==> v16: inputs <==
Design alu_unit, start of the top module:
module alu_unit (
    input  wire        clk,
    input  wire        rst,
    input  wire        in_valid,
    output wire        in_ready,
    input  wire [ 4:0] in_op,
    input  wire [31:0] in_a,
    input  wire [31:0] in_b,
    output reg         out_valid,
    output reg  [31:0] out_result,
    output reg         out_exc
);
Settings: LEC_CHECK=0, ABC_AREA=0, CAP_MARGIN=15, CELL_PAD_IN_SITES_DETAIL_PLACEMENT=2, CORE_MARGIN=8, CORE_UTILIZATION=62, CTS_CLUSTER_SIZE=42, GPL_ROUTABILITY_DRIVEN=0, MAX_ROUTING_LAYER=met4, MIN_ROUTING_LAYER=met2, PLACE_DENSITY=0.6, SETUP_SLACK_MARGIN=5.0, SLEW_MARGIN=30, TNS_END_PERCENT=35; clock period 64.0 ns.
run.sh (not shown) runs the stock make flow with config.mk's settings and CLKGATE_MAP_FILE=.
==> inputs of v21, as changes to v16 <==
Settings changed: ABC_AREA 0 to 1, CAP_MARGIN 15 to 20, CELL_PAD_IN_SITES_DETAIL_PLACEMENT 2 to unset, CORE_MARGIN 8 to 2, CORE_UTILIZATION 62 to 66, CTS_CLUSTER_DIAMETER set to 206, CTS_CLUSTER_SIZE 42 to 64, GPL_ROUTABILITY_DRIVEN 0 to unset, HOLD_SLACK_MARGIN set to 0.29, MAX_ROUTING_LAYER met4 to unset, MIN_ROUTING_LAYER met2 to unset, SETUP_SLACK_MARGIN 5.0 to unset, SLEW_MARGIN 30 to 20, TNS_END_PERCENT 35 to unset.
==> flow/constraint.sdc (replaced) <==
create_clock -name core_clock -period 55.4 [get_ports {clk}]
set_input_delay 11.0800 -clock core_clock [delete_from_list [all_inputs] [get_ports {clk}]]
set_output_delay 11.0800 -clock core_clock [all_outputs]
set_load 0.01 [all_outputs]
==> inputs of v19, as changes to v16 <==
Settings changed: ABC_AREA 0 to 1, CAP_MARGIN 15 to 20, CELL_PAD_IN_SITES_DETAIL_PLACEMENT 2 to unset, CORE_MARGIN 8 to 2, CORE_UTILIZATION 62 to 72, CTS_CLUSTER_DIAMETER set to 167, CTS_CLUSTER_SIZE 42 to 96, GPL_ROUTABILITY_DRIVEN 0 to unset, MAX_ROUTING_LAYER met4 to unset, MIN_ROUTING_LAYER met2 to unset, PLACE_DENSITY 0.6 to 0.38, SETUP_SLACK_MARGIN 5.0 to unset, SLEW_MARGIN 30 to 20, TNS_END_PERCENT 35 to 10.
==> flow/constraint.sdc (replaced) <==
create_clock -name core_clock -period 32.1 [get_ports {clk}]
set_input_delay 6.4200 -clock core_clock [delete_from_list [all_inputs] [get_ports {clk}]]
set_output_delay 6.4200 -clock core_clock [all_outputs]
set_load 0.01 [all_outputs]
==> results.sh <==
# source this file to load flow results
export IMPL_status="stopped before the end"
export IMPL_stop_stage="global routing (5_1_grt)"
export IMPL_tool_error="[ERROR GRT-0116] Global routing finished with congestion. Check the congestion regions in the DRC Viewer."
export IMPL_synth_area_mm2=0.05604
export IMPL_ys_sh_mux_pct=0.5001
export IMPL_die_height_um=295.4
export IMPL_synthTopCellsByCount="2258 x nand2_1, 1500 x inv_1, 813 x ha_1"
export IMPL_simple_gate_area_share_pct=26.94
The numbers above come from v21.

==> results.sh <==
# source this file to load flow results
export IMPL_die_area_mm2=0.09810
export IMPL_status="stopped before the end"
export IMPL_synth_area_mm2=0.05477
export IMPL_simple_gate_area_share_pct=20.63
export IMPL_tool_error="[ERROR DPL-0033] detailed placement checks failed during check placement."
export IMPL_die_height_um=313.2
export IMPL_stop_stage="detailed placement (3_5_place_dp)"
export IMPL_ys_sh_mux_pct=3.786
The numbers above come from v16.

==> results.sh <==
# source this file to load flow results
export IMPL_synthTopCellsByCount="2258 x nand2_1, 1500 x inv_1, 813 x ha_1"
export IMPL_simple_gate_area_share_pct=26.94
export IMPL_stop_stage="clock tree synthesis (4_1_cts)"
export IMPL_ys_area_mm2=0.05604
export IMPL_ys_sh_mux_pct=0.5001
export IMPL_dp_cells=11490
export IMPL_die_w_um=283.0
export IMPL_syn_area_per_cell_um2=6.509
export IMPL_place_gp_congestion=1.334
export IMPL_die_height_um=283.0
export IMPL_synth_cell_types=91
export IMPL_synth_area_mm2=0.05604
export IMPL_synth_edff_count=0
export IMPL_status="stopped before the end"
export IMPL_tool_error="[ERROR DPL-0038] Utilization greater than 100%, impossible to legalize"
export IMPL_synthesis_nets=9903
export IMPL_hpwl_mm=221.9
The numbers above come from v19.


---

==> nickel: inputs <==
Starting RTL as in the previous note.
Settings: LEC_CHECK=0, CAP_MARGIN=20, CELL_PAD_IN_SITES_DETAIL_PLACEMENT=2, CORE_MARGIN=2, CORE_UTILIZATION=27, GPL_ROUTABILITY_DRIVEN=0, HOLD_SLACK_MARGIN=0.16, MAX_ROUTING_LAYER=met4, MIN_ROUTING_LAYER=met2, SETUP_SLACK_MARGIN=5.0, SLEW_MARGIN=0, TNS_END_PERCENT=50; clock period 64.0 ns.
==> amber (differences from nickel) <==
Settings changed: CELL_PAD_IN_SITES_DETAIL_PLACEMENT 2 to unset, CORE_UTILIZATION 27 to 68, CTS_CLUSTER_SIZE set to 35, GPL_ROUTABILITY_DRIVEN 0 to unset, HOLD_SLACK_MARGIN 0.16 to unset, MAX_ROUTING_LAYER met4 to unset, MIN_ROUTING_LAYER met2 to unset, SETUP_SLACK_MARGIN 5.0 to 3.52, SLEW_MARGIN 0 to 20, TNS_END_PERCENT 50 to unset.
==> flow/constraint.sdc (replaced) <==
create_clock -name core_clock -period 31.9 [get_ports {clk}]
set_input_delay 6.3800 -clock core_clock [delete_from_list [all_inputs] [get_ports {clk}]]
set_output_delay 6.3800 -clock core_clock [all_outputs]
set_load 0.01 [all_outputs]
==> lagoon (differences from nickel) <==
Settings changed: CELL_PAD_IN_SITES_DETAIL_PLACEMENT 2 to unset, CORE_UTILIZATION 27 to 40, GPL_ROUTABILITY_DRIVEN 0 to unset, HOLD_SLACK_MARGIN 0.16 to unset, SETUP_SLACK_MARGIN 5.0 to unset, SLEW_MARGIN 0 to 20, TNS_END_PERCENT 50 to unset.
==> onyx (differences from nickel) <==
Settings changed: ABC_AREA set to 1, CAP_MARGIN 20 to 40, CORE_MARGIN 2 to 8, CORE_UTILIZATION 27 to 69, CTS_CLUSTER_SIZE set to 42, HOLD_SLACK_MARGIN 0.16 to unset, PLACE_DENSITY set to 0.6, SETUP_SLACK_MARGIN 5.0 to unset, SLEW_MARGIN 0 to 30, TNS_END_PERCENT 50 to unset.
==> flow_summary.toml <==
# flow metrics
[status]
status = "aborted with a tool error"
haltStage = "4_1_cts"
tool.error = "[ERROR DPL-0038] Utilization greater than 100%, impossible to legalize"

[yosys]
avgSynthCellArea_um2 = 7.36
yosysChipArea_um2 = 54800
synthXorXnorAreaFrac_pct = 7.64
synth-simple-area-share_pct = 20.6

[die]
die_w_um = 288
die_h_um = 288
-- figures above: amber

==> flow_summary.toml <==
# flow metrics
[status]
status = "aborted with a tool error"
haltStage = "5_1_grt"
tool.error = "[ERROR GRT-0116] Global routing finished with congestion. Check the congestion regions in the DRC Viewer."

[yosys]
yosysChipArea_um2 = 54800
synthXorXnorAreaFrac_pct = 7.64
avgSynthCellArea_um2 = 7.36
synth-simple-area-share_pct = 20.6

[die]
die_h_um = 374
die_w_um = 374

[clock_tree]
cts_root_buf = "clkbuf_16"
-- figures above: lagoon

==> flow_summary.toml <==
# flow metrics
[status]
tool.error = "[ERROR GRT-0116] Global routing finished with congestion. Check the congestion regions in the DRC Viewer."
haltStage = "5_1_grt"
status = "aborted with a tool error"

[yosys]
synthXorXnorAreaFrac_pct = 7.64

[die]
die_h_um = 454
-- figures above: nickel

==> flow_summary.toml <==
# flow metrics
[yosys]
avgSynthCellArea_um2 = 6.51
yosysChipArea_um2 = 56000
synth-simple-area-share_pct = 26.9

[die]
die_w_um = 301

[status]
status = "aborted with a tool error"
haltStage = "3_5_place_dp"
tool.error = "[ERROR DPL-0033] detailed placement checks failed during check placement."
-- figures above: onyx


---

==> 06-04 <==
==> flow/design.v <==
module ALU (
    input wire [4:0] ALUOp,
    input wire [31:0] A,
    input wire [31:0] B,
    output wire [31:0] Result,
    output wire ALUExp
);
  wire [31:0] add_sub_res;
  wire [31:0] slt_res;
  wire [31:0] sltu_res;
  wire [31:0] and_res;
  wire [31:0] nor_res;
  wire [31:0] or_res;
  wire [31:0] xor_res;
  wire [31:0] sll_res;
  wire [31:0] sr_res;
  wire [31:0] lui_res;
  wire [31:0] mul_res;   
  wire [31:0] andn_res;
  wire [31:0] orn_res;
  wire [63:0] sr64_result;
  wire [63:0] mul64_res;   
  wire [31:0] div_res;   
  wire        add_ovf;
  wire        sub_ovf;
  wire        div_exc;
  wire        add_exc;
  wire        sub_exc;
  wire [31:0] adder_a;
  wire [31:0] adder_b;
  wire        adder_cin;
  wire [31:0] adder_res;
  wire        adder_cout;
  assign adder_a = A;
  assign adder_b = (ALUOp == 5'b00001 | ALUOp == 5'b00010 | ALUOp == 5'b00011) ? ~B : B;
  assign adder_cin = (ALUOp == 5'b00001 | ALUOp == 5'b00010 | ALUOp == 5'b00011) ? 1'b1 : 1'b0;
  assign {adder_cout, adder_res} = adder_a + adder_b + adder_cin;
  assign add_sub_res = adder_res;
  assign add_exc = (adder_a[31] ~^ adder_b[31]) & (adder_a[31] ^ adder_res[31]);
  assign sub_exc = (adder_a[31] ~^ adder_b[31]) & (adder_a[31] ^ adder_res[31]);
  assign add_ovf = add_exc;
  assign sub_ovf = sub_exc;
  assign slt_res = {31'b0, ((A[31] & ~B[31]) | ((A[31] ~^ B[31]) & adder_res[31]))};
  assign sltu_res = {31'b0, ~adder_cout};
  assign and_res = A & B;
  assign or_res = A | B;
  assign andn_res = A & ~B;
  assign orn_res = A | ~B;
  assign nor_res = ~(A | B);
  assign xor_res = A ^ B;
  assign lui_res = B;
  assign sll_res = A << B[4:0];
  assign sr64_result = {{32{(ALUOp == 5'b01010) & A[31]}}, A[31:0]} >> B[4:0];
  assign sr_res = sr64_result[31:0];
  assign mul64_res = A * B;
  assign mul_res = mul64_res[31:0];
  assign div_res = (B == 32'b0) ? 32'b0 : A / B;
  assign div_exc = (B == 32'b0);
  assign Result = ({32{ALUOp == 5'b00000}}   & add_sub_res
                  |{32{ALUOp == 5'b00001}}   & add_sub_res
                  |{32{ALUOp == 5'b00010}}   & slt_res
                  |{32{ALUOp == 5'b00011}}  & sltu_res
                  |{32{ALUOp == 5'b00100}}   & and_res
                  |{32{ALUOp == 5'b00101}}   & nor_res
                  |{32{ALUOp == 5'b00110}}    & or_res
                  |{32{ALUOp == 5'b00111}}   & xor_res
                  |{32{ALUOp == 5'b01000}}   & sll_res
                  |{32{ALUOp == 5'b01001}}   & sr_res
                  |{32{ALUOp == 5'b01010}}   & sr_res
                  |{32{ALUOp == 5'b01011}}   & lui_res
                  |{32{ALUOp == 5'b01100}}  & andn_res
                  |{32{ALUOp == 5'b01101}}   & orn_res
                  |{32{ALUOp == 5'b01110}}   & mul_res
                  |{32{ALUOp == 5'b01111}}   & div_res
                  |{32{ALUOp == 5'b00000}} & 32'b0);
  assign ALUExp = ({1{ALUOp == 5'b00000}}    & add_ovf
                  |{1{ALUOp == 5'b00001}}    & sub_ovf
                  |{1{ALUOp == 5'b01111}}    & div_exc);
endmodule
module alu_unit (
    input  wire        clk,
    input  wire        rst,
    input  wire        in_valid,
    output wire        in_ready,
    input  wire [ 4:0] in_op,
    input  wire [31:0] in_a,
    input  wire [31:0] in_b,
    output reg         out_valid,
    output reg  [31:0] out_result,
    output reg         out_exc
);
  reg        v1;
  reg [ 4:0] op1;
  reg [31:0] a1;
  reg [31:0] b1;
  wire [31:0] alu_res;
  wire        alu_exc;
  assign in_ready = 1'b1;
  ALU u_alu (
      .ALUOp (op1),
      .A     (a1),
      .B     (b1),
      .Result(alu_res),
      .ALUExp(alu_exc)
  );
  always @(posedge clk) begin
    if (rst) begin
      v1        <= 1'b0;
      out_valid <= 1'b0;
    end else begin
      v1        <= in_valid;
      out_valid <= v1;
    end
    op1        <= in_op;
    a1         <= in_a;
    b1         <= in_b;
    out_result <= alu_res;
    out_exc    <= alu_exc;
  end
endmodule
==> flow/run.sh <==
#!/bin/bash
# the make line also repeats each setting of config.mk as NAME=value (left out here)
make -C /OpenROAD-flow-scripts/flow DESIGN_CONFIG=/design/flow/config.mk WORK_HOME=/design/flow/orfs CLKGATE_MAP_FILE= finish
==> flow/config.mk <==
export PLATFORM = sky130hd
export DESIGN_NAME = alu_unit
export DESIGN_NICKNAME = alu_unit
export VERILOG_FILES = /design/flow/design.v
export SDC_FILE = /design/flow/constraint.sdc
export NUM_CORES = 4
export LEC_CHECK = 0
export CAP_MARGIN = 0
export CELL_PAD_IN_SITES_DETAIL_PLACEMENT = 2
export CELL_PAD_IN_SITES_GLOBAL_PLACEMENT = 3
export CORE_ASPECT_RATIO = 0.55
export CORE_MARGIN = 7
export CORE_UTILIZATION = 29
export CTS_CLUSTER_DIAMETER = 246
export CTS_CLUSTER_SIZE = 48
export GPL_ROUTABILITY_DRIVEN = 1
export GPL_TIMING_DRIVEN = 0
export HOLD_SLACK_MARGIN = 0.1
export MAX_ROUTING_LAYER = met4
export MIN_ROUTING_LAYER = met2
export PLACE_DENSITY_LB_ADDON = 0.21
export SLEW_MARGIN = 35
export TNS_END_PERCENT = 75
==> flow/constraint.sdc <==
create_clock -name core_clock -period 43.1 [get_ports {clk}]
set_input_delay 8.6200 -clock core_clock [delete_from_list [all_inputs] [get_ports {clk}]]
set_output_delay 8.6200 -clock core_clock [all_outputs]
set_load 0.01 [all_outputs]
==> 07-11: changes against 06-04 <==
==> flow/config.mk (replaced) <==
export PLATFORM = sky130hd
export DESIGN_NAME = alu_unit
export DESIGN_NICKNAME = alu_unit
export VERILOG_FILES = /design/flow/design.v
export SDC_FILE = /design/flow/constraint.sdc
export NUM_CORES = 4
export LEC_CHECK = 0
export CAP_MARGIN = 20
export CORE_MARGIN = 2
export CORE_UTILIZATION = 52
export CTS_CLUSTER_DIAMETER = 363
export CTS_CLUSTER_SIZE = 99
export PLACE_DENSITY = 0.6
export SLEW_MARGIN = 20
==> flow/constraint.sdc (replaced) <==
create_clock -name core_clock -period 54.7 [get_ports {clk}]
set_input_delay 10.9400 -clock core_clock [delete_from_list [all_inputs] [get_ports {clk}]]
set_output_delay 10.9400 -clock core_clock [all_outputs]
set_load 0.01 [all_outputs]
==> summary of the runs <==
07-11 completed, yet does not pass: setup timing. 06-04 did not get past global routing (5_1_grt) (GRT-0116). Against 06-04, the die area of 07-11 is lower by about 47%. In area after synthesis, 07-11 and 06-04 do not differ. Synthesized cell count is the same in 06-04 and 07-11.
